==> design/flow/design.v <==
`timescale 1ns / 1ps
module clock #(parameter start_time = 0, parameter end_time = 100)(
    input wire in,
    input wire rst,
    output reg out,
    output wire rise
);
    reg [31:0] counter;
    assign rise = (counter >= (end_time >> 1)) & ~out;
    always @(posedge in) begin
        if (rst) begin
            counter <= start_time;
            out <= 1'b0;
        end else begin
            counter <= (counter >= (end_time >> 1)) ? 1 : counter + 1;
            out <= (counter >= (end_time >> 1)) ? ~out : out;
        end
    end
endmodule
`timescale 1ns / 1ps
module stopwatch(clk, rst, btnS, btnR, sw, an, seg);
input clk;
input rst;
input btnS, btnR;
input [7:0] sw;
output reg [3:0] an;
output reg [7:0] seg;
reg [3:0] seg_value;
wire [3:0] seg3, seg2, seg1, seg0;
reg adj_sec;
reg adj;
reg digits_on;
wire one_hz_clk;
wire two_hz_clk;
wire segment_clk;
wire blink_clk;
wire debounce_clk;
wire one_hz_rise;
wire two_hz_rise;
wire segment_rise;
wire blink_rise;
wire debounce_rise;
reg [31:0] sec_counter;
reg [1:0] seg_index;
clock #(.start_time(0), .end_time(200)) my_one_hz_clk(.in(clk), .rst(rst), .out(one_hz_clk), .rise(one_hz_rise));
clock #(.start_time(0), .end_time(100)) my_two_hz_clk(.in(clk), .rst(rst), .out(two_hz_clk), .rise(two_hz_rise));
clock #(.start_time(0), .end_time(4)) my_segment_clk(.in(clk), .rst(rst), .out(segment_clk), .rise(segment_rise));
clock #(.start_time(0), .end_time(20)) my_blink_clk(.in(clk), .rst(rst), .out(blink_clk), .rise(blink_rise));
clock #(.start_time(0), .end_time(10)) my_debounce_clk(.in(clk), .rst(rst), .out(debounce_clk), .rise(debounce_rise));
wire [1:0] next_index = seg_index + 2'd1;
assign seg0 = (sec_counter % 60)  % 10;
assign seg1 = (sec_counter % 60)  / 10;
assign seg2 = (sec_counter / 60)  % 10;
assign seg3 = (sec_counter / 600) % 10;
always @(*) begin
    case (next_index)
        0: seg_value = (digits_on || ~sw[1]) ? seg0 : 10;
        1: seg_value = (digits_on || ~sw[1]) ? seg1 : 10;
        2: seg_value = (digits_on ||  sw[1]) ? seg2 : 10;
        default: seg_value = (digits_on ||  sw[1]) ? seg3 : 10;
    endcase
end
always @(posedge clk) begin
    if (rst) begin
        adj_sec   <= 1'b0;
        adj       <= 1'b0;
        seg_index <= 2'd0;
        an        <= 4'b1111;
        seg       <= 8'b11111111;
    end else if (segment_rise) begin
        adj_sec   <= sw[1];
        adj       <= sw[0];
        seg_index <= next_index;
        an        <= ~(4'b0001 << next_index);
        case (seg_value)
            0: seg <= ~8'b11111100;
            1: seg <= ~8'b01100000;
            2: seg <= ~8'b11011010;
            3: seg <= ~8'b11110010;
            4: seg <= ~8'b01100110;
            5: seg <= ~8'b10110110;
            6: seg <= ~8'b10111110;
            7: seg <= ~8'b11100000;
            8: seg <= ~8'b11111110;
            9: seg <= ~8'b11110110;
            default: seg <= 8'b11111111;
        endcase
    end
end
reg [1:0] reset_state;
reg [2:0] pause_state;
reg stop_tick;
reg has_ticked_once;
wire [1:0] reset_sample = {btnR, reset_state[1]};
wire [2:0] pause_sample = {pause_state[2] && btnS, btnS, pause_state[1]};
always @(posedge clk) begin
    if (rst) begin
        reset_state     <= 2'b00;
        pause_state     <= 3'b000;
        stop_tick       <= 1'b0;
        has_ticked_once <= 1'b0;
        sec_counter     <= 32'd0;
    end else if (debounce_rise) begin
        if (reset_sample == 2'b11) begin
            reset_state <= 2'b00;
            pause_state <= pause_sample;
            sec_counter <= 0;
        end else if (pause_sample == 3'b011) begin
            reset_state <= reset_sample;
            pause_state <= 3'b100;
            stop_tick   <= ~stop_tick;
        end else begin
            reset_state <= reset_sample;
            pause_state <= pause_sample;
            if (adj ? two_hz_clk : one_hz_clk) begin
                if (~has_ticked_once && ~stop_tick) begin
                    has_ticked_once <= 1'b1;
                    if (adj && ~adj_sec) begin
                        sec_counter <= (sec_counter / 60 >= 99)
                                  ? (sec_counter % 60)
                                  : (sec_counter + 60);
                    end else if (adj) begin
                        sec_counter <= (sec_counter / 60) * 60 + ((sec_counter + 1) % 60);
                    end else begin
                        sec_counter <= sec_counter + 1;
                    end
                end
            end else has_ticked_once <= 1'b0;
        end
    end
end
always @(posedge clk) begin
    if (rst)
        digits_on <= 1'b0;
    else if (blink_rise)
        digits_on <= (~adj || ~digits_on);
end
endmodule
==> design/flow/run.sh <==
#!/bin/bash
# the make line also repeats each setting of config.mk as NAME=value (left out here)
make -C /OpenROAD-flow-scripts/flow DESIGN_CONFIG=/design/flow/config.mk WORK_HOME=/design/flow/orfs CLKGATE_MAP_FILE= finish
==> design/flow/config.mk <==
export PLATFORM = sky130hd
export DESIGN_NAME = stopwatch
export DESIGN_NICKNAME = stopwatch
export VERILOG_FILES = /design/flow/design.v
export SDC_FILE = /design/flow/constraint.sdc
export NUM_CORES = 4
export LEC_CHECK = 0
export ABC_AREA = 1
export CAP_MARGIN = 30
export CELL_PAD_IN_SITES_DETAIL_PLACEMENT = 0
export CORE_MARGIN = 2
export CORE_UTILIZATION = 72
export CTS_CLUSTER_DIAMETER = 276
export CTS_CLUSTER_SIZE = 71
export GPL_TIMING_DRIVEN = 1
export PLACE_DENSITY_LB_ADDON = 0.19
export SETUP_SLACK_MARGIN = -1.3
export SLEW_MARGIN = 5
export TNS_END_PERCENT = 85
==> design/flow/constraint.sdc <==
create_clock -name core_clock -period 16.8 [get_ports {clk}]
set_input_delay 3.3600 -clock core_clock [delete_from_list [all_inputs] [get_ports {clk}]]
set_output_delay 3.3600 -clock core_clock [all_outputs]
set_load 0.01 [all_outputs]
==> flow_metrics.tcl, run 1 <==
# flow metrics
set metrics [dict create \
    outcome "did not finish" \
    stop_stage "global routing" \
    firstError "[ERROR GRT-0232] Routing congestion too high. Check the congestion heatmap in the GUI." \
    top_cells_by_count "nand2_1, inv_1, nand3_1, nor2_1, dfxtp_1" \
    die_x_um 197 \
    ys_area_um2 26700 \
    synthAdderAreaFrac 0.0871 \
    synth_seq_share 0.163 \
    gp_congestion 1.05 \
    xor_share 0.0659 \
    numCtsBuffers 7 \
    ys_cells 4138 \
    rows 70 \
    dp_hpwl_um 59600 \
    syn_area_per_cell_um2 6.46 \
    ys_warn_count 6 \
    top_area_frac 0.163 \
    ys_async_sr_fraction 0 \
    synth_flops 218 \
    hold_buffers 0 \
    ys_sh_simple 0.447 \
    clock_path_buffers 3 \
    htree_levels 1 \
    floorplan.core_util 0.730 \
    cts_sinks 218 \
    ff_type "dfxtp_1" \
    top_area_cell "dfxtp_1" \
    netlist_area_um2 26700 \
    cts-root-buf "clkbuf_16" \
    ys_sh_aoi 0.129 \
    synth.area.mux_share 0.00112 \
    coreArea_um2 36600 \
    synth_cells 4138 \
    synth-edff-count 0 \
    fp.dieH_um 197 \
    grt.overflow.total 6944 \
    topCombFamilyByArea "simple AND/OR/NAND/NOR gates" \
    portBuffers 16 \
    fp.dieArea_um2 38700 \
    io_pins 24 \
    track_usage 1.17 \
    yosysUniqueCellTypes 81 \
    synthTopCellsByArea "dfxtp_1, nand2_1, inv_1" \
    synth.most_common_cell "nand2_1" \
]
layer usage:
metal,track usage,overflow
met1,0.939,98
met2,1.75,5712
met3,0.792,115
met4,1.26,1005
met5,0.586,14
through the flow:
stage               hold WS (ns)  instances  setup WS [ns]  cell area [um2]
CTS                        0.491       5303          -1.38            32700
detailed placement         0.454       5214          -2.17            31200
global placement           0.440       5213          -1.31            31200
floorplan                  0.422       4298         -0.415            27300
timing repair:
item                       4_1_cts
setup endpoints to repair       11
setup buffers                   85
pin swaps                      109
resized                        200
==> run 2, diff against run 1 <==
- CAP_MARGIN: 30 -> 20
- CELL_PAD_IN_SITES_DETAIL_PLACEMENT: 0 -> default
- CORE_UTILIZATION: 72 -> 66
- CTS_CLUSTER_DIAMETER: 276 -> 345
- CTS_CLUSTER_SIZE: 71 -> 96
- GPL_TIMING_DRIVEN: 1 -> default
- PLACE_DENSITY: default -> 0.36
- PLACE_DENSITY_LB_ADDON: 0.19 -> default
- SETUP_SLACK_MARGIN: -1.3 -> default
- SLEW_MARGIN: 5 -> 20
- TNS_END_PERCENT: 85 -> 5
- clock period: 16.8 -> 11.7 ns (I/O delays scaled with it)
==> flow_metrics.tcl, run 2 <==
# flow metrics
set metrics [dict create \
    ys_async_sr_fraction 0 \
    top_cells_by_count "nand2_1, inv_1, nand3_1, nor2_1, dfxtp_1" \
    rows 73 \
    fp.dieH_um 205 \
    dp_hpwl_um 66100 \
    netlist_area_um2 26700 \
    stop_stage "global routing" \
    synthAdderAreaFrac 0.0871 \
    synth_cells 4138 \
    syn_area_per_cell_um2 6.46 \
    die_x_um 205 \
    gp_congestion 1.01 \
    synth_flops 218 \
    clock_path_buffers 3 \
    coreArea_um2 39800 \
    synth.area.mux_share 0.00112 \
    hold_buffers 0 \
    top_area_cell "dfxtp_1" \
    io_pins 24 \
    ff_type "dfxtp_1" \
    yosysUniqueCellTypes 81 \
    place_inst 5716 \
    ys_sh_aoi 0.129 \
    xor_share 0.0659 \
    fp.dieArea_um2 42100 \
    synth_seq_share 0.163 \
    cts-root-buf "clkbuf_16" \
    floorplan.core_util 0.671 \
    grt.overflow.total 71 \
    ys_warn_count 6 \
    top_area_frac 0.163 \
    outcome "did not finish" \
    ys_area_um2 26700 \
    portBuffers 16 \
    topCombFamilyByArea "simple AND/OR/NAND/NOR gates" \
    ys_sh_simple 0.447 \
    firstError "[ERROR GRT-0232] Routing congestion too high. Check the congestion heatmap in the GUI." \
    synthTopCellsByArea "dfxtp_1, nand2_1, inv_1" \
    htree_levels 1 \
    synth.most_common_cell "nand2_1" \
    dpl_cell_area_um2 34900 \
    track_usage 0.706 \
    synth-edff-count 0 \
    cts_sinks 218 \
    ys_cells 4138 \
    numCtsBuffers 6 \
]
## run 2: metal layers
| metal | global-route usage | overflow |
|---|---|---|
| met5 | 0.290 | 0 |
| met4 | 0.714 | 38 |
| met3 | 0.531 | 3 |
| met2 | 0.910 | 28 |
| met1 | 0.681 | 2 |
## run 2: per-stage QoR
step	utilization	setup WS (ns)
after detailed placement	0.877	-6.60
after floorplan	-	-4.78
after CTS	0.903	-5.64
after global placement	0.877	-5.62
## run 2: timing repair
item                                    4_1_cts
buffers inserted                             44
endpoints found under the hold margin         0
endpoints found under the setup margin       37
resized                                     149
pin swaps                                    94
==> run 3, diff against run 2 <==
- ABC_AREA: 1 -> default
- CORE_UTILIZATION: 66 -> 70
- CTS_CLUSTER_DIAMETER: 345 -> default
- CTS_CLUSTER_SIZE: 96 -> 48
- PLACE_DENSITY: 0.36 -> default
- TNS_END_PERCENT: 5 -> default
- clock period: 11.7 -> 23.6 ns (I/O delays scaled with it)
==> flow_metrics.tcl, run 3 <==
# yosys + openroad results
set metrics [dict create \
    outcome "complete, no violations" \
    ys_area_um2 30300 \
    yosysUniqueCellTypes 138 \
    drc_errors 0 \
    max_clock_freq_mhz 44.8 \
    whs_path_depth 2 \
    synth_flops 218 \
    synth-edff-count 0 \
    synth_seq_share 0.144 \
    n_antenna_cell 0 \
    finalHoldViolations 0 \
    htree_levels 1 \
    dpl_cell_area_um2 31900 \
    syn_area_per_cell_um2 7.22 \
    setup_viol_count_final 0 \
    fp.dieArea_um2 45000 \
    xor_share 0.0809 \
    path_class "reg -> reg" \
    route.antenna.remaining_nets 0 \
    cpLargestDelayFamily "AND-OR/OR-AND gates" \
    stdcell_count 4930 \
    die_x_um 212 \
    io_pins 24 \
    cts-root-buf "clkbuf_16" \
    cp_common_cell "a21oi_1" \
    crit_start "sec_counter[14]" \
    grt.overflow.total 0 \
    arrival_ns 22.70 \
    place_inst 4881 \
    hold_path_end "my_debounce_clk.out" \
    ys_sh_aoi 0.352 \
    max_stage_delay_ns 0.65 \
    crit-reg2reg-launch "sec_counter[14]" \
    r2r_slack_ns 1.27 \
    warnings 71 \
    topCombFamilyByArea "AND-OR/OR-AND gates" \
    r2r-end "sec_counter[31]" \
    netlist_area_um2 30300 \
    ys_cells 4195 \
    cp_slowest_cell "nor4_1" \
    top_area_cell "dfxtp_1" \
    top_cells_by_count "nor2_1, nand2_1, a21oi_1, o21ai_0, dfxtp_1" \
    top_area_frac 0.144 \
    insertion_delay_ns 0.50 \
    end_kind "flip-flop" \
    regArea_um2 4360 \
    synthAdderAreaFrac 0.0815 \
    worst-path-stages 99 \
    comb_area_um2 25500 \
    wl_um 93900 \
    finalCoreUtilization 0.770 \
    cp_max_fo 11 \
    final_area_um2 33000 \
    fin_crit_ns 22.33 \
    worst_pin_slew_ns 1.11 \
    first_global_vias 30000 \
    fin_crit_sh 0.946 \
    num_vias 33700 \
    portBuffers 16 \
    firstDrtPassIters 8 \
    drt_iter0_drc 3951 \
    ys_warn_count 6 \
    numCtsBuffers 19 \
    fp.dieH_um 212 \
    floorplan.core_util 0.706 \
    cts_sinks 218 \
    synth.most_common_cell "nor2_1" \
    r2r_cells 99 \
    ys_sh_simple 0.255 \
    crit_buf_inv 4 \
    area_growth_pct 8.97 \
    track_usage 0.394 \
    clock_skew_ns 0.0126 \
    grt_first_pass_wirelength_um 148000 \
    ff_type "dfxtp_1" \
    wl_per_cell_um 19.0 \
    cap_violations 0 \
    slew_headroom 0.239 \
    worstHoldPathType "reg -> reg" \
    clkTransAtPathRegs_ns 0.08 \
    crit_required_ns 23.97 \
    routed_via_density 6.84 \
    clock_path_buffers 3 \
    endpoint "sec_counter[31]" \
    antenna_found_initial 0 \
    grt_max_degree 70 \
    fin_nets 4500 \
    synth_cells 4195 \
    hold_buffers 0 \
    dp_hpwl_um 68700 \
    hp-start "my_debounce_clk.out" \
    synthTopCellsByArea "dfxtp_1, xnor2_1, nor2_1" \
    ys_async_sr_fraction 0 \
    coreArea_um2 42900 \
    start_kind "flip-flop" \
    nFillCells 3371 \
    maxSlewViolCount 0 \
    gp_congestion 1.02 \
    synth.area.mux_share 0.0375 \
    cts_tree "yes" \
    rows 76 \
]
run 3: routing by layer:
| layer | routed length, um | track usage |
|---|---|---|
| met2 | 41800 | 0.645 |
| met5 | 0 | 0 |
| met3 | 10000 | 0.0651 |
| met4 | 4170 | 0.167 |
| met1 | 37900 | 0.515 |
run 3: area by class of cell:
type	instances	area share
clock inverter	8	0.00186
clock buffer	25	0.0163
tap	585	0.0222
sequential	218	0.132
timing repair buffer	147	0.0346
inverter	180	0.0205
multi-input combinational	3767	0.772
run 3: through the flow:
stage | setup WS [ns] | hold WS (ns) | TNS (ns)
2_1_floorplan | 2.67 | 0.438 | 0
3_3_place_gp | 0.790 | 0.451 | 0
3_5_place_dp | 0.407 | 0.458 | 0
4_1_cts | 0.241 | 0.469 | 0
5_1_grt | -0.284 | 0.489 | -0.583
6_report | 1.27 | 0.471 | 0
run 3: repair_timing:
| item | CTS | global route |
|---|---|---|
| setup endpoints to repair | 0 | 21 |
| buffers inserted | 0 | 16 |
| gates resized | 0 | 91 |
==> run 4, diff against run 3 <==
- ABC_AREA: default -> 1
- CAP_MARGIN: 20 -> 30
- CELL_PAD_IN_SITES_DETAIL_PLACEMENT: default -> 2
- CORE_MARGIN: 2 -> 8
- CORE_UTILIZATION: 70 -> 36
- CTS_CLUSTER_SIZE: 48 -> default
- GPL_ROUTABILITY_DRIVEN: default -> 0
- MAX_ROUTING_LAYER: default -> met5
- SETUP_SLACK_MARGIN: default -> -1.21
- TNS_END_PERCENT: default -> 60
- clock period: 23.6 -> 18.9 ns (I/O delays scaled with it)
==> flow_metrics.tcl, run 4 <==
# flow metrics
set metrics [dict create \
    numCtsBuffers 22 \
    grt.overflow.total 1347 \
    synth.most_common_cell "nand2_1" \
    top_area_frac 0.163 \
    dp_hpwl_um 155000 \
    floorplan.core_util 0.362 \
    top_area_cell "dfxtp_1" \
    clock_path_buffers 3 \
    fp.dieArea_um2 83200 \
    netlist_area_um2 26700 \
    ys_warn_count 6 \
    ys_sh_aoi 0.129 \
    portBuffers 16 \
    syn_area_per_cell_um2 6.46 \
    synthAdderAreaFrac 0.0871 \
    place_ws_ns -9.16 \
    ys_sh_simple 0.447 \
    synthTopCellsByArea "dfxtp_1, nand2_1, inv_1" \
    ff_type "dfxtp_1" \
    synth_flops 218 \
    cts-root-buf "clkbuf_16" \
    rows 100 \
    ys_async_sr_fraction 0 \
    synth_cells 4138 \
    htree_levels 1 \
    fp.dieH_um 289 \
    yosysUniqueCellTypes 81 \
    ys_area_um2 26700 \
    top_cells_by_count "nand2_1, inv_1, nand3_1, nor2_1, dfxtp_1" \
    synth.area.mux_share 0.00112 \
    firstError "[ERROR GRT-0116] Global routing finished with congestion. Check the congestion regions in the DRC Viewer." \
    ys_cells 4138 \
    cts_sinks 218 \
    xor_share 0.0659 \
    stop_stage "global routing" \
    outcome "did not finish" \
    track_usage 0.710 \
    coreArea_um2 73900 \
    die_x_um 289 \
    synth-edff-count 0 \
    io_pins 24 \
    synth_seq_share 0.163 \
    topCombFamilyByArea "simple AND/OR/NAND/NOR gates" \
]
[run 4: metal layers]
| metal | GRT usage | GRT overflow |
|---|---|---|
| met1 | 0.695 | 29 |
| met2 | 0.920 | 897 |
| met3 | 0.536 | 30 |
| met4 | 0.676 | 380 |
| met5 | 0.269 | 11 |
[run 4: metrics by stage]
stage / utilization / std cells / area [um2]
after detailed placement: 0.412 / 5526 / 30400
after floorplan: - / 4298 / 27300
after global placement: 0.412 / 5524 / 30400
after CTS: 0.475 / 5730 / 35200
[run 4: what timing repair did]
| action | in CTS |
|---|---|
| buffers inserted | 172 |
| hold buffers | 0 |
| resized | 698 |
| pin swaps | 195 |
| endpoints found under the setup margin | 37 |
| cloned | 2 |
==> run 5, diff against run 4 <==
- CELL_PAD_IN_SITES_DETAIL_PLACEMENT: 2 -> 0
- CELL_PAD_IN_SITES_GLOBAL_PLACEMENT: default -> 2
- GPL_TIMING_DRIVEN: default -> 1
- MIN_ROUTING_LAYER: default -> met2
- clock period: 18.9 -> 19.5 ns (I/O delays scaled with it)
==> flow_metrics.tcl, run 5 <==
# yosys + openroad results
set metrics [dict create \
    crit_start "sec_counter[1]" \
    path_class "reg -> reg" \
    num_vias 37500 \
    hold_path_end "stop_tick" \
    fp.dieArea_um2 83200 \
    final_area_um2 32500 \
    clkTransAtPathRegs_ns 0.06 \
    worst_pin_slew_ns 0.989 \
    fin_nets 4848 \
    cp_max_fo 5 \
    met2_length_um 42700 \
    top_layer_used "met5" \
    synthAdderAreaFrac 0.0871 \
    cts_sinks 218 \
    setup_viol_count_final 0 \
    start_kind "flip-flop" \
    clock_path_buffers 3 \
    ys_area_um2 26700 \
    holdWs_ns 0.456 \
    worstHoldPathType "reg -> reg" \
    warnings 73 \
    ff_type "dfxtp_1" \
    grt_first_pass_wirelength_um 127000 \
    finalHoldViolations 0 \
    firstDrtPassIters 8 \
    synth.most_common_cell "nand2_1" \
    netlist_area_um2 26700 \
    met1Wirelength_um 0 \
    drt_iter0_drc 3689 \
    rows 100 \
    ys_sh_aoi 0.129 \
    fin_crit_sh 0.958 \
    synth_flops 218 \
    topCombFamilyByArea "simple AND/OR/NAND/NOR gates" \
    grt_max_degree 55 \
    top_area_cell "dfxtp_1" \
    drc_errors 0 \
    worst_slack_ns 0.824 \
    crit_required_ns 19.89 \
    r2r_cells 166 \
    antenna_found_initial 0 \
    nFillCells 8174 \
    synthTopCellsByArea "dfxtp_1, nand2_1, inv_1" \
    place_inst 5611 \
    cts_tree "yes" \
    portBuffers 16 \
    end_kind "flip-flop" \
    cap_violations 0 \
    stdcell_count 5668 \
    syn_area_per_cell_um2 6.46 \
    arrival_ns 19.07 \
    synth_cells 4138 \
    area_growth_pct 21.6 \
    yosysUniqueCellTypes 81 \
    hp-start "stop_tick" \
    grt_setup_unrepaired "true" \
    routed_via_density 6.62 \
    ys_warn_count 6 \
    r2r-end "sec_counter[30]" \
    max_clock_freq_mhz 53.5 \
    wl_met3_um 32200 \
    coreArea_um2 73900 \
    numCtsBuffers 25 \
    ys_sh_simple 0.447 \
    synth_seq_share 0.163 \
    endpoint "sec_counter[30]" \
    synth.area.mux_share 0.00112 \
    max_stage_delay_ns 0.39 \
    cp_common_cell "nand2_1" \
    insertion_delay_ns 0.55 \
    dp_hpwl_um 62800 \
    top_cells_by_count "nand2_1, inv_1, nand3_1, nor2_1, dfxtp_1" \
    top_area_frac 0.163 \
    dpl_cell_area_um2 31100 \
    wl_per_cell_um 13.8 \
    fp.dieH_um 289 \
    cts-root-buf "clkbuf_16" \
    worst-path-stages 166 \
    clock_skew_ns 0.0224 \
    track_usage 0.279 \
    outcome "complete, no violations" \
    crit_buf_inv 19 \
    floorplan.core_util 0.362 \
    route.antenna.remaining_nets 0 \
    r2r_slack_ns 0.82 \
    whs_path_depth 1 \
    die_x_um 289 \
    cp_slowest_cell "fa_1" \
    fin_crit_ns 18.68 \
    maxSlewViolCount 0 \
    wl_um 78300 \
    synth-edff-count 0 \
    place_ws_ns 0.318 \
    xor_share 0.0659 \
    ys_async_sr_fraction 0 \
    cpLargestDelayFamily "simple AND/OR/NAND/NOR gates" \
    crit-reg2reg-launch "sec_counter[1]" \
    slew_headroom 0.335 \
    io_pins 24 \
    ys_cells 4138 \
    first_global_vias 39100 \
    htree_levels 1 \
    grt.overflow.total 0 \
]
run 5: layout make-up:
| type | instances | area (um2) | share of cell area |
|---|---|---|---|
| tap | 969 | 1210 | 0.0373 |
| clock buffer | 29 | 681 | 0.0209 |
| sequential | 218 | 4370 | 0.135 |
| multi-input combinational | 3421 | 20500 | 0.630 |
| clock inverter | 14 | 255 | 0.00785 |
| antenna | 2 | 5.00 | 0.000154 |
| inverter | 598 | 2320 | 0.0712 |
| timing repair buffer | 417 | 3170 | 0.0975 |
run 5: stage by stage:
stage	TNS (ns)	utilization
2_1_floorplan	0	-
3_3_place_gp	0	0.420
3_5_place_dp	0	0.420
4_1_cts	0	0.433
5_1_grt	-17.41	0.440
6_report	0	0.440
run 5: per-layer routing:
| metal | vias to the layer above | global-route usage |
|---|---|---|
| li1 | 14100 | - |
| met1 | 14300 | - |
| met2 | 8678 | 0.331 |
| met3 | 437 | 0.405 |
| met4 | 8 | 0.0160 |
| met5 | - | 0.0363 |
run 5: what timing repair did:
item                                    4_1_cts  5_1_grt
hold buffers                                  0        0
endpoints found under the hold margin         0        0
gates resized                                 0      123
buffers inserted                              0       10
endpoints found under the setup margin        0       18
==> run 6, diff against run 5 <==
- CAP_MARGIN: 30 -> 20
- CELL_PAD_IN_SITES_DETAIL_PLACEMENT: 0 -> default
- CELL_PAD_IN_SITES_GLOBAL_PLACEMENT: 2 -> default
- CORE_MARGIN: 8 -> 2
- CORE_UTILIZATION: 36 -> 72
- GPL_ROUTABILITY_DRIVEN: 0 -> default
- GPL_TIMING_DRIVEN: 1 -> default
- MAX_ROUTING_LAYER: met5 -> default
- MIN_ROUTING_LAYER: met2 -> default
- PLACE_DENSITY: default -> 0.37
- SETUP_SLACK_MARGIN: -1.21 -> default
- TNS_END_PERCENT: 60 -> 40
- clock period: 19.5 -> 16.0 ns (I/O delays scaled with it)
==> flow_metrics.tcl, run 6 <==
# flow metrics
set metrics [dict create \
    stop_stage "clock tree synthesis" \
    floorplan.core_util 0.730 \
    topCombFamilyByArea "simple AND/OR/NAND/NOR gates" \
    synth_flops 218 \
    firstError "[ERROR DPL-0033] detailed placement checks failed during check placement." \
    ys_cells 4138 \
    xor_share 0.0659 \
    synth-edff-count 0 \
    die_x_um 197 \
    fp.dieH_um 197 \
    top_cells_by_count "nand2_1, inv_1, nand3_1, nor2_1, dfxtp_1" \
    gp_congestion 1.05 \
    synth_seq_share 0.163 \
    ys_sh_aoi 0.129 \
    dp_hpwl_um 59500 \
    netlist_area_um2 26700 \
    ff_type "dfxtp_1" \
    synth.most_common_cell "nand2_1" \
    synthTopCellsByArea "dfxtp_1, nand2_1, inv_1" \
    ys_area_um2 26700 \
    rows 70 \
    outcome "did not finish" \
    syn_area_per_cell_um2 6.46 \
    synthAdderAreaFrac 0.0871 \
    coreArea_um2 36600 \
    ys_async_sr_fraction 0 \
    yosysUniqueCellTypes 81 \
    io_pins 24 \
    ys_warn_count 6 \
    fp.dieArea_um2 38700 \
    ys_sh_simple 0.447 \
    top_area_frac 0.163 \
    synth.area.mux_share 0.00112 \
    synth_cells 4138 \
    portBuffers 16 \
    top_area_cell "dfxtp_1" \
]
==> run 6: per-stage QoR <==
stage | util | area [um2] | std cells | worst slack [ns]
after detailed placement | 0.885 | 32400 | 5307 | -2.15
after global placement | 0.885 | 32400 | 5307 | -1.46
after floorplan | - | 27800 | 4298 | -0.398
==> run 7, diff against run 6 <==
- ABC_AREA: 1 -> 0
- CAP_MARGIN: 20 -> 30
- CELL_PAD_IN_SITES_DETAIL_PLACEMENT: default -> 0
- CORE_ASPECT_RATIO: default -> 0.5
- CORE_UTILIZATION: 72 -> 35
- CTS_CLUSTER_DIAMETER: default -> 70
- CTS_CLUSTER_SIZE: default -> 29
- GPL_TIMING_DRIVEN: default -> 1
- PLACE_DENSITY: 0.37 -> 0.92
- SETUP_SLACK_MARGIN: default -> -0.14
- SLEW_MARGIN: 20 -> 5
- TNS_END_PERCENT: 40 -> 5
- clock period: 16.0 -> 31.5 ns (I/O delays scaled with it)
==> flow_metrics.tcl, run 7 <==
# yosys + openroad results
set metrics [dict create \
    outcome "complete, no violations" \
    r2r_cells 90 \
    route.antenna.remaining_nets 0 \
    dpl_cell_area_um2 32200 \
    clock_path_buffers 3 \
    max_clock_freq_mhz 37.6 \
    grt.overflow.total 0 \
    start_kind "flip-flop" \
    yosysUniqueCellTypes 138 \
    synthTopCellsByArea "dfxtp_1, xnor2_1, nor2_1" \
    cp_common_cell "a21oi_1" \
    cp_max_fo 20 \
    portBuffers 16 \
    cp_slowest_cell "a2111oi_2" \
    cpLargestDelayFamily "AND-OR/OR-AND gates" \
    hold_buffers 0 \
    path_class "reg -> reg" \
    maxSlewViolCount 0 \
    cts-resized-gates 0 \
    num_vias 33400 \
    crit_start "sec_counter[3]" \
    coreArea_um2 85900 \
    nFillCells 8388 \
    ys_cells 4195 \
    comb_area_um2 25100 \
    drc_errors 0 \
    wl_per_cell_um 16.3 \
    synthAdderAreaFrac 0.0815 \
    setup_viol_count_final 0 \
    topCombFamilyByArea "AND-OR/OR-AND gates" \
    worst_pin_slew_ns 1.09 \
    ys_warn_count 6 \
    clock_skew_ns 0.0329 \
    fp.dieArea_um2 89100 \
    synth.most_common_cell "nor2_1" \
    grt_max_degree 49 \
    floorplan.core_util 0.353 \
    area_growth_pct 8.75 \
    die_x_um 420 \
    synth.area.mux_share 0.0375 \
    fin_setup_tns_ns 0 \
    numCtsBuffers 18 \
    endpoint "sec_counter[31]" \
    track_usage 0.187 \
    cts_tree "yes" \
    warnings 69 \
    cts-root-buf "clkbuf_16" \
    regArea_um2 4360 \
    netlist_area_um2 30300 \
    drt_iter0_drc 3960 \
    grt_setup_unrepaired "false" \
    hp-start "an[0]" \
    worst-path-stages 90 \
    synth-edff-count 0 \
    grt_first_pass_wirelength_um 143000 \
    cts_setup_buffers 0 \
    top_cells_by_count "nor2_1, nand2_1, a21oi_1, o21ai_0, dfxtp_1" \
    first_global_vias 29700 \
    insertion_delay_ns 0.57 \
    end_kind "flip-flop" \
    htree_levels 1 \
    ys_sh_aoi 0.352 \
    synth_seq_share 0.144 \
    ff_type "dfxtp_1" \
    fin_nets 4431 \
    fp.dieH_um 212 \
    cts_sinks 218 \
    gp_congestion 1.02 \
    worstHoldPathType "reg -> reg" \
    cap_violations 0 \
    crit-reg2reg-launch "sec_counter[3]" \
    fin_crit_ns 26.58 \
    r2r_slack_ns 4.92 \
    r2r-end "sec_counter[31]" \
    ys_area_um2 30300 \
    fin_crit_sh 0.844 \
    synth_flops 218 \
    xor_share 0.0809 \
    whs_path_depth 1 \
    clkTransAtPathRegs_ns 0.10 \
    dp_hpwl_um 66300 \
    wl_um 88600 \
    hold_path_end "an[0]" \
    firstDrtPassIters 8 \
    routed_via_density 6.13 \
    synth_cells 4195 \
    rows 76 \
    final_area_um2 32900 \
    crit_buf_inv 6 \
    finalHoldViolations 0 \
    ys_sh_simple 0.255 \
    top_area_cell "dfxtp_1" \
    slew_headroom 0.269 \
    ys_async_sr_fraction 0 \
    antenna_found_initial 1 \
    crit_required_ns 31.94 \
    io_pins 24 \
    arrival_ns 27.02 \
    syn_area_per_cell_um2 7.22 \
    top_area_frac 0.144 \
    max_stage_delay_ns 0.91 \
]
[run 7: metrics by stage]
stage	setup slack [ns]	std cells	hold slack (ns)	util
after global routing	3.38	5445	0.493	0.384
after floorplan	10.57	4355	0.438	-
after global placement	6.14	5402	0.443	0.374
final	4.92	5445	0.473	0.384
after CTS	5.40	5439	0.479	0.383
after detailed placement	5.56	5409	0.452	0.375
[run 7: area by class of cell]
class,count,share of cell area
antenna,1,0.0000760
timing repair buffer,79,0.0195
clock inverter,11,0.00832
inverter,180,0.0205
multi-input combinational,3767,0.761
sequential,218,0.132
clock buffer,19,0.0138
tap,1170,0.0444
[run 7: layer usage]
layer | vias up | GRT usage | part of all wire
met1 | 15400 | 0.239 | 0.41
met5 | - | 0 | 0
met2 | 1798 | 0.303 | 0.44
met3 | 325 | 0.0314 | 0.10
met4 | 0 | 0.0966 | 0.052
li1 | 15800 | - | -
==> run 8, diff against run 7 <==
- ABC_AREA: 0 -> default
- CAP_MARGIN: 30 -> 20
- CELL_PAD_IN_SITES_DETAIL_PLACEMENT: 0 -> default
- CORE_ASPECT_RATIO: 0.5 -> default
- CORE_UTILIZATION: 35 -> 66
- CTS_CLUSTER_DIAMETER: 70 -> default
- CTS_CLUSTER_SIZE: 29 -> default
- GPL_TIMING_DRIVEN: 1 -> default
- PLACE_DENSITY: 0.92 -> default
- SETUP_SLACK_MARGIN: -0.14 -> default
- SLEW_MARGIN: 5 -> 20
- TNS_END_PERCENT: 5 -> default
- clock period: 31.5 -> 23.3 ns (I/O delays scaled with it)
==> flow_metrics.tcl, run 8 <==
# yosys + openroad results
set metrics [dict create \
    outcome "complete, no violations" \
    clkTransAtPathRegs_ns 0.07 \
    topCombFamilyByArea "AND-OR/OR-AND gates" \
    endpoint "sec_counter[31]" \
    n_antenna_cell 0 \
    numCtsBuffers 20 \
    floorplan.core_util 0.668 \
    wl_um 94000 \
    drt_iter0_drc 3662 \
    rows 78 \
    finalHoldViolations 0 \
    die_x_um 218 \
    comb_area_um2 25600 \
    clock_path_buffers 3 \
    hold_path_end "my_debounce_clk.out" \
    fin_nets 4510 \
    synthAdderAreaFrac 0.0815 \
    route.antenna.remaining_nets 0 \
    routed_via_density 6.73 \
    area_growth_pct 9.89 \
    r2r_cells 89 \
    insertion_delay_ns 0.52 \
    top_area_frac 0.144 \
    coreArea_um2 45400 \
    wl_per_cell_um 19.0 \
    synth.area.mux_share 0.0375 \
    worst-path-stages 89 \
    maxSlewViolCount 0 \
    gp_congestion 0.997 \
    syn_area_per_cell_um2 7.22 \
    fin_setup_tns_ns 0 \
    track_usage 0.370 \
    cp_slowest_cell "nor4_1" \
    yosysUniqueCellTypes 138 \
    cts-root-buf "clkbuf_16" \
    r2r-end "sec_counter[31]" \
    fp.dieH_um 218 \
    synth.most_common_cell "nor2_1" \
    io_pins 24 \
    max_clock_freq_mhz 45.3 \
    synth_flops 218 \
    drc_errors 0 \
    grt_max_degree 70 \
    end_kind "flip-flop" \
    dpl_cell_area_um2 31900 \
    htree_levels 1 \
    fp.dieArea_um2 47600 \
    dp_hpwl_um 69500 \
    path_class "reg -> reg" \
    start_kind "flip-flop" \
    grt-busiest-layer "met2" \
    ys_async_sr_fraction 0 \
    nFillCells 3766 \
    portBuffers 16 \
    crit_buf_inv 7 \
    ys_warn_count 6 \
    worst_pin_slew_ns 1.09 \
    synthTopCellsByArea "dfxtp_1, xnor2_1, nor2_1" \
    first_global_vias 29200 \
    synth_cells 4195 \
    hp-start "my_debounce_clk.out" \
    ys_area_um2 30300 \
    grt_first_pass_wirelength_um 148000 \
    top_cells_by_count "nor2_1, nand2_1, a21oi_1, o21ai_0, dfxtp_1" \
    met3_usage 0.0470 \
    grtUsageMet2 0.606 \
    crit-reg2reg-launch "sec_counter[15]" \
    fin_crit_ns 22.08 \
    crit_start "sec_counter[15]" \
    synth-edff-count 0 \
    top_area_cell "dfxtp_1" \
    whs_path_depth 2 \
    crit_required_ns 23.68 \
    fin_crit_sh 0.948 \
    firstDrtPassIters 6 \
    ys_cells 4195 \
    slew_headroom 0.252 \
    regArea_um2 4360 \
    final_area_um2 33300 \
    cp_common_cell "a21oi_1" \
    cts_tree "yes" \
    antenna_found_initial 0 \
    grt.overflow.total 0 \
    arrival_ns 22.46 \
    num_vias 33400 \
    cts_sinks 218 \
    warnings 71 \
    grt_use_met1 0.507 \
    setup_viol_count_final 0 \
    r2r_slack_ns 1.22 \
    synth_seq_share 0.144 \
    xor_share 0.0809 \
    cpLargestDelayFamily "AND-OR/OR-AND gates" \
    max_stage_delay_ns 0.71 \
    ff_type "dfxtp_1" \
    cp_max_fo 26 \
    cap_violations 0 \
    netlist_area_um2 30300 \
    ys_sh_simple 0.255 \
    ys_sh_aoi 0.352 \
    hold_buffers 0 \
    clock_skew_ns 0.0192 \
    worstHoldPathType "reg -> reg" \
]
run 8: cell type report:
cell class,count,share of cell area
timing repair buffer,156,0.0362
clock inverter,8,0.00297
multi-input combinational,3767,0.770
inverter,180,0.0204
sequential,218,0.131
tap,600,0.0225
clock buffer,27,0.0170
run 8: repair_timing:
item / in CTS / in global routing
setup endpoints to repair: 0 / 21
setup buffers: 0 / 17
gates resized: 0 / 124
run 8: per-stage QoR:
step | setup slack, ns | cells | utilization | hold WS [ns]
CTS | 0.0786 | 4938 | 0.718 | 0.466
detailed placement | 0.286 | 4903 | 0.704 | 0.456
finish | 1.22 | 4956 | 0.734 | 0.463
global route | -0.249 | 4956 | 0.734 | 0.500
global placement | 0.546 | 4903 | 0.704 | 0.448
floorplan | 2.37 | 4355 | - | 0.438
run 8: routing by layer:
layer,routed length (um),up-vias,share of wire
li1,-,16000,-
met1,40300,15500,0.43
met4,3010,0,0.032
met2,42000,1663,0.45
met5,0,-,0
met3,8790,223,0.093
==> run 9, diff against run 8 <==
- ABC_AREA: default -> 1
- CTS_CLUSTER_SIZE: default -> 99
- clock period: 23.3 -> 16.6 ns (I/O delays scaled with it)
==> flow_metrics.tcl, run 9 <==
# flow metrics
set metrics [dict create \
    outcome "did not finish" \
    synthAdderAreaFrac 0.0871 \
    ys_sh_simple 0.447 \
    rows 73 \
    numCtsBuffers 22 \
    synth.area.mux_share 0.00112 \
    synth.most_common_cell "nand2_1" \
    cts-root-buf "clkbuf_16" \
    synth_seq_share 0.163 \
    fp.dieH_um 205 \
    ys_warn_count 6 \
    hold_buffers 0 \
    synth_cells 4138 \
    xor_share 0.0659 \
    ys_cells 4138 \
    dp_hpwl_um 55800 \
    top_area_cell "dfxtp_1" \
    fp.dieArea_um2 42100 \
    track_usage 0.667 \
    cts_sinks 218 \
    synth_flops 218 \
    synth-edff-count 0 \
    topCombFamilyByArea "simple AND/OR/NAND/NOR gates" \
    io_pins 24 \
    die_x_um 205 \
    stop_stage "global routing" \
    gp_congestion 1.00 \
    dpl_cell_area_um2 31800 \
    portBuffers 16 \
    ys_sh_aoi 0.129 \
    ff_type "dfxtp_1" \
    clock_path_buffers 3 \
    coreArea_um2 39800 \
    top_area_frac 0.163 \
    ys_async_sr_fraction 0 \
    synthTopCellsByArea "dfxtp_1, nand2_1, inv_1" \
    firstError "[ERROR GRT-0232] Routing congestion too high. Check the congestion heatmap in the GUI." \
    syn_area_per_cell_um2 6.46 \
    floorplan.core_util 0.671 \
    top_cells_by_count "nand2_1, inv_1, nand3_1, nor2_1, dfxtp_1" \
    netlist_area_um2 26700 \
    htree_levels 1 \
    yosysUniqueCellTypes 81 \
    grt.overflow.total 2 \
    ys_area_um2 26700 \
]
run 9: stage by stage:
stage | setup TNS [ns] | cells | worst slack [ns]
3_3_place_gp | -7.40 | 5315 | -1.09
2_1_floorplan | 0 | 4298 | 0.0141
4_1_cts | -4.62 | 5486 | -0.803
3_5_place_dp | -15.68 | 5315 | -1.61
run 9: per-layer routing:
layer,global-route usage,GRT overflow
met5,0.242,0
met4,0.632,2
met3,0.494,0
met2,0.884,0
met1,0.646,0
run 9: what timing repair did:
| item | 4_1_cts |
|---|---|
| gates resized | 240 |
| gates cloned | 4 |
| pin swaps | 159 |
| setup endpoints to repair | 23 |
| setup buffers | 142 |
| hold endpoints to repair | 0 |
